v2:
Design top_module, start of the top module:
module top_module (
    input clk,
    input rst,
    output [18:0] imem_addr,               
    input  [18:0] imem_rdata,              
    output [8:0]  dmem_addr,               
    input  [18:0] dmem_rdata,              
    output [18:0] dmem_wdata,              
    output        dmem_we,                 
    output        halt                     
);
Size: roughly 4800 cells after synthesis, roughly 89 I/O pins.
Settings: LEC_CHECK=0, CAP_MARGIN=20, CORE_MARGIN=2, CORE_UTILIZATION=66, SETUP_SLACK_MARGIN=4.29, SLEW_MARGIN=20; clock period 38.5 ns.
run.sh (not shown) runs the stock make flow with config.mk's settings and CLKGATE_MAP_FILE=.
No final results exist for v2, since it was stopped by error GRT-0232 during global routing.
> inputs changed (v2 -> v7)
- clearing SETUP_SLACK_MARGIN, which used to be 4.29
- swapping 66 for 59 in CORE_UTILIZATION
- swapping 38.5 for 21.2 in the clock period (ns, I/O delays scaled along)
==> comparison <==
Although v7 finished all stages, its layout failed final checks on negative setup slack. There was hardly any difference in number of standard cells reported by yosys between v7 and v2. Delta(clock buffer count from CTS, v7 - v2) > 0. v2 -> v7: last weighted congestion value of the routability-driven placer decreased slightly. Diff v2 -> v7: top-level port count barely changed, horizontal die size +14 um, post-synth tally of flip-flops with integrated enable was more or less identical. Number of placement rows: v7 vs v2 up about 7%. v7 against v2; post-cts sizing count is down by a few percent.
The inputs of v55 differ from those of v7 as listed below.
- TNS_END_PERCENT: unset -> 15
- CORE_UTILIZATION: 59 -> 69
- CORE_ASPECT_RATIO: unset -> 0.5
- CTS_CLUSTER_SIZE: unset -> 96
- ABC_AREA: unset -> 1
- the clock period (ns, I/O delays scaled along): 21.2 -> 11.8
## What came out
v7 has higher parity-gate share of the synthesized area counting xor and xnor cells than v55.
As far as fraction of the yosys area taken by sequential cells is concerned, v7 and v55 perform about the same.
Simple-gate share of the synthesized area sits higher in v55 than in v7.
Between v7 and v55, the flow reports number of different library cells in the post-synthesis netlist decreasing by more than a quarter.
No final results exist for v55, since it was stopped by error GRT-0116 during global routing.

---

== maple ==
Starting RTL as in the previous note.
Design top_module, start of the top module:
module top_module (
    input clk,
    input rst,
    output [18:0] imem_addr,               
    input  [18:0] imem_rdata,              
    output [8:0]  dmem_addr,               
    input  [18:0] dmem_rdata,              
    output [18:0] dmem_wdata,              
    output        dmem_we,                 
    output        halt                     
);
    wire [4:0] opcode;
    wire [3:0] rs1, rs2, rd;
    wire [13:0] addr_imm;
    wire [5:0] branch_offset;
    wire [4:0] alu_opcode;
    wire [1:0] pc_sel;
    wire [18:0] reg_data1, reg_data2;
    wire [37:0] alu_result;
    wire mem_read, mem_write, reg_write, load_IR, pc_enable;
    wire [18:0] pc_value;
    wire [18:0] target_addr;
    reg [18:0] mem_read_data;
    always @(posedge clk) begin
        if (mem_read)
            mem_read_data <= dmem_rdata;
    end
    wire is_load = (opcode == 5'b01010);
    wire [3:0]  wb_reg  = is_load ? rs2 : rd;
    wire [18:0] wb_data = is_load ? mem_read_data : alu_result[18:0];
  ...
export LEC_CHECK = 0
export CAP_MARGIN = 20
export CORE_MARGIN = 2
export CORE_UTILIZATION = 58
export CTS_CLUSTER_SIZE = 41
export MAX_ROUTING_LAYER = met4
export SLEW_MARGIN = 20
create_clock -name core_clock -period 16.5 [get_ports {clk}]
Completing all stages was not enough for maple: its layout failed the final checks because of negative setup slack.
The inputs of violet differ from those of maple as listed below.
- CORE_UTILIZATION: 58 -> 40
- CORE_MARGIN: 2 -> 5
- MAX_ROUTING_LAYER: met4 -> unset
- SETUP_SLACK_MARGIN: unset -> 5.0
- CTS_CLUSTER_SIZE: 41 -> unset
- the clock period (ns, I/O delays scaled along): 16.5 -> 38.5
Notes after the runs:
- violet: full flow OK, the timing, design-rule and antenna checks passed
- Delta(final-layout clock buffer total, violet - maple) > 0
- NOTE: placement-stage worst setup slack in violet exceeds that of maple
- Final wirelength: violet < maple
- Core utilization, maple and violet: larger value in maple
- Changes observed in violet relative to maple: total setup buffers inserted after CTS now larger, global-route wire length before repair has decreased, routed wire length on met2 lost 5.1%.
- On routed wire length per instance: between maple and violet, it ends up lower for violet.
- Area added between synthesis and finish was lower in violet than in maple.
- Re non-clock buffer count: maple was higher than violet.
Here is what was changed in the inputs of cedar compared with violet.
- SETUP_SLACK_MARGIN changed from 5.0 to -1.11
- PLACE_DENSITY newly set to 0.71
- GPL_TIMING_DRIVEN newly set to 0
- MIN_ROUTING_LAYER newly set to met2
- CORE_MARGIN changed from 5 to 8
- Of violet and cedar, only cedar fails to reach the end of the flow.
- cedar never completed; the flow aborted with a tool error in global routing.
- Changes observed in cedar relative to violet: synthesized cell count shows no meaningful change; adder-cell share of the synthesized area shows no meaningful change.
- In the tables for violet and cedar, post-placement setup slack reads lower with cedar.
- Compared with violet, in cedar number of buffers inserted by hold repair at cts neither gained nor lost much; yosys stat chip area held; die size higher.
- As far as sequential share of the synthesized area goes, violet and cedar are indistinguishable; the numbers are identical.
- Higher floorplan die height among violet and cedar: cedar
- Changes observed in cedar relative to violet: total instance count after detailed placement has increased; count of input and output buffers has remained practically unchanged; number of buffers added by the clock tree synthesis step has increased.
Inputs modified between cedar and harbor:
- swapping 40 for 53 in CORE_UTILIZATION
- clearing MIN_ROUTING_LAYER, which used to be met2
- clearing PLACE_DENSITY, which used to be 0.71
- clearing SETUP_SLACK_MARGIN, which used to be -1.11
- clearing GPL_TIMING_DRIVEN, which used to be 0
- swapping 8 for 2 in CORE_MARGIN
- swapping 38.5 for 16.5 in the clock period (ns, I/O delays scaled along)
Notes after the runs:
- Of cedar and harbor, only cedar never reached the final stage.
- | harbor | all stages done | FAIL | negative setup slack |
- cedar: GRT-0116 in global routing -> run aborted
- Taking cedar as the reference point, the initial core utilization of harbor rises by 13 points.
- Of cedar and harbor, the lower HPWL after detailed placement belongs to harbor.
- Re fraction of the mapped netlist area in adder cells: no difference whatsoever between cedar and harbor.
- Summary: with cedar as the reference, floorplan row count in harbor moved down by more than 10%.
- Looking at total clock buffers created by CTS, harbor sits 5 lower than cedar does.
- Diff cedar -> harbor: total die size has decreased, number of placed instances with taps included went up about 9%.
- In harbor the post-cts gate resize count turned out about 40% lower than in cedar.
[inputs] tundra vs harbor
- an added SETUP_SLACK_MARGIN of 3.18
- an added TNS_END_PERCENT of 5
- a change of CORE_UTILIZATION from 53 to 56
Findings:
- Re first-iteration DRC count: tundra is 575 up on harbor.
- Die area | tundra < harbor
- In tundra the signed area change from the synthesized netlist to the final layout turned out 1.3 points lower than in harbor.
- Nothing crashed in tundra and all stages finished; the problem is that the final layout failed, the offending checks being negative setup slack.
- Comparing tundra against harbor, there is no change at all in final tally of setup violations.
- Diff tundra and harbor: worst path setup slack after routing higher in harbor
- Per the comparison of tundra with harbor, fraction of met3 tracks used by global routing higher; final design instance area without fill now sits lower; wire length stayed essentially flat; data arrival at the endpoint of the critical path climbed 0.37 ns.
- Changes observed in tundra relative to harbor: slew at the pin closest to its max-slew limit rose by 0.038 ns, count of clock-buffer cells in the layout fell by 13.

---

The RTL this note starts from:
==> flow/design.v <==
module alu (
    input  [18:0] a,
    input  [18:0] b,
    input  [4:0]  opcode,
    output reg [37:0] outau
);
always @(*) begin
    case (opcode)
        5'b00000: outau = {19'b0, a + b};         
        5'b00001: outau = {19'b0, a - b};         
        5'b00010: outau = a * b;                  
        5'b00011: outau = (b != 0) ? {19'b0, a / b} : 38'b0;  
        5'b00100: outau = {19'b0, a + 19'd1};     
        5'b00101: outau = {19'b0, a - 19'd1};     
        5'b00110: outau = {19'b0, a & b};         
        5'b00111: outau = {19'b0, a | b};         
        5'b01000: outau = {19'b0, a ^ b};         
        5'b01001: outau = {19'b0, ~a};            
        default : outau = 38'b0;                  
    endcase
end
endmodule
module program_counter (
    input clk,
    input rst,
    input pc_enable,
    input [1:0] pc_sel,            
    input [18:0] target_addr,      
    output reg [18:0] pc
);
always @(posedge clk or posedge rst) begin
    if (rst) begin
        pc <= 19'd0;
    end 
    else if (pc_enable) begin
        case (pc_sel)
            2'b00: pc <= pc + 1;         
            2'b01: pc <= target_addr;        
            2'b10: pc <= target_addr;        
            2'b11: pc <= target_addr;        
        endcase
    end
end
endmodule
module inst_reg (
    input clk,
    input load_IR,
    input [18:0] ins,               
    output reg [4:0] opcode,        
    output reg [3:0] rs1, rs2, rd,  
    output reg [13:0] addr_imm,     
    output reg [5:0] branch_offset  
);
    localparam OPC_ADD   = 5'd0,
               OPC_SUB   = 5'd1,
               OPC_MUL   = 5'd2,
               OPC_DIV   = 5'd3,
               OPC_INC   = 5'd4,
               OPC_DEC   = 5'd5,
               OPC_AND   = 5'd6,
               OPC_OR    = 5'd7,
               OPC_XOR   = 5'd8,
               OPC_NOT   = 5'd9,
               OPC_LD    = 5'd10,
               OPC_ST    = 5'd11,
               OPC_BEQ   = 5'd12,
               OPC_BNE   = 5'd13,
               OPC_JMP   = 5'd14,
               OPC_CALL  = 5'd15;
    always @(posedge clk) begin
        if (load_IR) begin
            opcode <= ins[18:14];
            rs1 <= 4'd0;
            rs2 <= 4'd0;
            rd <= 4'd0;
            addr_imm <= 14'd0;
            branch_offset <= 6'd0;
            case (ins[18:14])
                OPC_ADD, OPC_SUB, OPC_MUL, OPC_DIV,
                OPC_INC, OPC_DEC, OPC_AND, OPC_OR,
                OPC_XOR, OPC_NOT: begin
                    rs1 <= ins[13:10];
                    rs2 <= ins[9:6];
                    rd  <= ins[5:2];
                end
                OPC_LD, OPC_ST: begin
                    rs1 <= ins[13:10];             
                    rs2 <= ins[9:6];               
                    addr_imm <= {8'd0, ins[5:0]};  
                end
                OPC_BEQ, OPC_BNE: begin
                    rs1 <= ins[13:10];            
                    rs2 <= ins[9:6];              
                    branch_offset <= ins[5:0];    
                end
                OPC_JMP, OPC_CALL: begin
                    addr_imm <= ins[13:0];        
                end
                default: begin
                end
            endcase
        end
    end
endmodule
module reg_file (
    input clk,
    input rst,
    input reg_write,                  
    input [4:0] read_reg1,            
    input [4:0] read_reg2,            
    input [4:0] write_reg,            
    input [18:0] write_data,          
    output [18:0] read_data1,         
    output [18:0] read_data2          
);
    reg [18:0] registers [0:31];
    assign read_data1 = registers[read_reg1];
    assign read_data2 = registers[read_reg2];
    integer i;
    always @(posedge clk or posedge rst) begin
        if (rst) begin
            for (i = 0; i < 32; i = i + 1)
                registers[i] <= 19'd0;
        end else if (reg_write) begin
                        registers[write_reg] <= write_data;
        end
    end
endmodule
module control_unit (
    input clk, rst,
    input [4:0] opcode,                     	 
    input regs_equal,				 
    output reg mem_read,			 
    output reg mem_write,			 
    output reg reg_write,			 
    output reg load_IR,				 
    output reg pc_enable,			 
    output reg [4:0] ALU_op,			 
    output reg [1:0] pc_sel,			 
    output halted				 
);
    parameter FETCH = 3'b000, EXECUTE = 3'b001, MEMORY = 3'b010,
              WRITBK = 3'b011, CONTROL = 3'b100, HALT = 3'b101;
    reg [2:0] state, next_state;
    assign halted = (state == HALT);
    always @(posedge clk or posedge rst) begin
        if (rst)
            state <= FETCH;
        else
            state <= next_state;
    end
    always @(*) begin
        case (state)
            FETCH: next_state = EXECUTE;
            EXECUTE: begin
                case (opcode)
                    5'b01010, 5'b01011: next_state = MEMORY;   				 
                    5'b01100, 5'b01101, 5'b01110, 5'b01111: next_state = CONTROL;	 
                    5'b00000, 5'b00001, 5'b00010, 5'b00011, 5'b00100,
                    5'b00101, 5'b00110, 5'b00111, 5'b01000, 5'b01001: next_state = WRITBK;  
                    5'b11111: next_state = HALT;					 
                    default: next_state = FETCH;					 
                endcase
            end
            MEMORY: begin
                if (opcode == 5'b01010)
                    next_state = WRITBK;	  
                else
                    next_state = FETCH;  	 
            end
            WRITBK: next_state = FETCH;
            CONTROL: next_state = FETCH;
            HALT: next_state = HALT;
            default: next_state = FETCH;
        endcase
    end
    always @(*) begin
        mem_read = 0;
        mem_write = 0;
        reg_write = 0;
        load_IR = 0;
        pc_enable = 0;
        ALU_op = 5'b00000;
        pc_sel = 2'b00;
        case (state)
            FETCH: begin
                mem_read = 1;
                load_IR = 1;
                pc_enable = 1;
                pc_sel = 2'b00;
            end
            EXECUTE: begin
                ALU_op = opcode;
            end
            MEMORY: begin
                if (opcode == 5'b01010)
                    mem_read = 1;        
                else
                    mem_write = 1;       
            end
            WRITBK: begin
                ALU_op = opcode;
                if (opcode != 5'b01011)  
                    reg_write = 1;
            end
            CONTROL: begin
                case (opcode)
                    5'b01100: begin pc_enable = regs_equal;  pc_sel = 2'b01; end  
                    5'b01101: begin pc_enable = !regs_equal; pc_sel = 2'b01; end  
                    5'b01110, 5'b01111: begin pc_enable = 1; pc_sel = 2'b10; end  
                    default: ;
                endcase
            end
            default: ;
        endcase
    end
endmodule
module top_module (
    input clk,
    input rst,
    output [18:0] imem_addr,               
    input  [18:0] imem_rdata,              
    output [8:0]  dmem_addr,               
    input  [18:0] dmem_rdata,              
    output [18:0] dmem_wdata,              
    output        dmem_we,                 
    output        halt                     
);
    wire [4:0] opcode;
    wire [3:0] rs1, rs2, rd;
    wire [13:0] addr_imm;
    wire [5:0] branch_offset;
    wire [4:0] alu_opcode;
    wire [1:0] pc_sel;
    wire [18:0] reg_data1, reg_data2;
    wire [37:0] alu_result;
    wire mem_read, mem_write, reg_write, load_IR, pc_enable;
    wire [18:0] pc_value;
    wire [18:0] target_addr;
    reg [18:0] mem_read_data;
    always @(posedge clk) begin
        if (mem_read)
            mem_read_data <= dmem_rdata;
    end
    wire is_load = (opcode == 5'b01010);
    wire [3:0]  wb_reg  = is_load ? rs2 : rd;
    wire [18:0] wb_data = is_load ? mem_read_data : alu_result[18:0];
    wire [18:0] ea      = reg_data1 + {5'd0, addr_imm};
    assign imem_addr  = pc_value;
    assign dmem_addr  = ea[8:0];
    assign dmem_wdata = reg_data2;
    assign dmem_we    = mem_write;
    assign target_addr = (pc_sel == 2'b01) ? (pc_value + {{13{branch_offset[5]}}, branch_offset}) : {5'd0, addr_imm};
    program_counter PC (
        .clk(clk),
        .rst(rst),
        .pc_enable(pc_enable),
        .pc_sel(pc_sel),
        .target_addr(target_addr),
        .pc(pc_value)
    );
    inst_reg IR (
        .clk(clk),
        .load_IR(load_IR),
        .ins(imem_rdata),
        .opcode(opcode),
        .rs1(rs1),
        .rs2(rs2),
        .rd(rd),
        .addr_imm(addr_imm),
        .branch_offset(branch_offset)
    );
    control_unit CU (
        .clk(clk),
        .rst(rst),
        .opcode(opcode),
        .regs_equal(reg_data1 == reg_data2),
        .mem_read(mem_read),
        .mem_write(mem_write),
        .reg_write(reg_write),
        .load_IR(load_IR),
        .pc_enable(pc_enable),
        .ALU_op(alu_opcode),
        .pc_sel(pc_sel),
        .halted(halt)
    );
    reg_file RF (
        .clk(clk),
        .rst(rst),
        .reg_write(reg_write),
        .read_reg1({1'b0, rs1}),
        .read_reg2({1'b0, rs2}),
        .write_reg({1'b0, wb_reg}),
        .write_data(wb_data),
        .read_data1(reg_data1),
        .read_data2(reg_data2)
    );
    alu ALU (
        .a(reg_data1),
        .b(reg_data2),
        .opcode(alu_opcode),
        .outau(alu_result)
    );
endmodule
export LEC_CHECK = 0
export ABC_AREA = 1
export CAP_MARGIN = 20
export CORE_MARGIN = 2
export CORE_UTILIZATION = 69
export CTS_CLUSTER_DIAMETER = 372
export CTS_CLUSTER_SIZE = 96
export PLACE_DENSITY = 0.39
export SLEW_MARGIN = 20
create_clock -name core_clock -period 11.8 [get_ports {clk}]
The first run died in 5_1_grt (GRT-0232).
==> next run, changes <==
- CORE_UTILIZATION: 69 -> 64
- CTS_CLUSTER_DIAMETER: 372 -> unset
- PLACE_DENSITY: 0.39 -> unset
Result: The changed run aborted during 5_1_grt. Die size is higher by 7.7%. Area after synthesis stays the same. Synthesized cell count does not change.
==> next run, changes <==
- ABC_AREA: 1 -> unset
- CORE_UTILIZATION: 64 -> 15
- CTS_CLUSTER_SIZE: 96 -> unset
- clock period: 11.8 -> 47.2 ns (I/O delays scaled with it)
Outcome:
- The new run finished with timing, DRC and antenna clean
- die area came out higher to 4.2 times its value
- synthesized area is higher slightly
- synthesized cell count shrinks by about a fifth
==> next run, changes <==
- CORE_UTILIZATION: 15 -> 40
- clock period: 47.2 -> 38.5 ns (I/O delays scaled with it)
Outcome: The new run ran to the end with no violations; global-route usage goes up by 21 points; first-iteration DRC count goes down by 8.0%; die area goes down by 62%; setup slack is worse by 1900 ps; hold slack is better by 3.4 ps; non-clock buffer count goes up by 259.
==> next run, changes <==
- CORE_MARGIN: 2 -> 8
- CORE_UTILIZATION: 40 -> 53
- CTS_CLUSTER_DIAMETER: unset -> 340
- GPL_TIMING_DRIVEN: unset -> 0
- MAX_ROUTING_LAYER: unset -> met4
- MIN_ROUTING_LAYER: unset -> met2
- PLACE_DENSITY: unset -> 0.71
- SETUP_SLACK_MARGIN: unset -> -1.11
With this change the flow failed in 5_1_grt, error GRT-0116. Die size came out lower by 18%. Synthesized cell count does not change. Synthesized area stays the same.
==> next run, changes <==
- CORE_MARGIN: 8 -> 2
- CORE_UTILIZATION: 53 -> 59
- CTS_CLUSTER_DIAMETER: 340 -> unset
- GPL_TIMING_DRIVEN: 0 -> unset
- MAX_ROUTING_LAYER: met4 -> unset
- MIN_ROUTING_LAYER: met2 -> unset
- PLACE_DENSITY: 0.71 -> unset
- SETUP_SLACK_MARGIN: -1.11 -> unset
- TNS_END_PERCENT: unset -> 5
- clock period: 38.5 -> 36.1 ns (I/O delays scaled with it)
What happened:
- The new run finished but fails on negative setup slack
- area after synthesis is unchanged
- die size came out lower by 17%
- synthesized cell count is unchanged
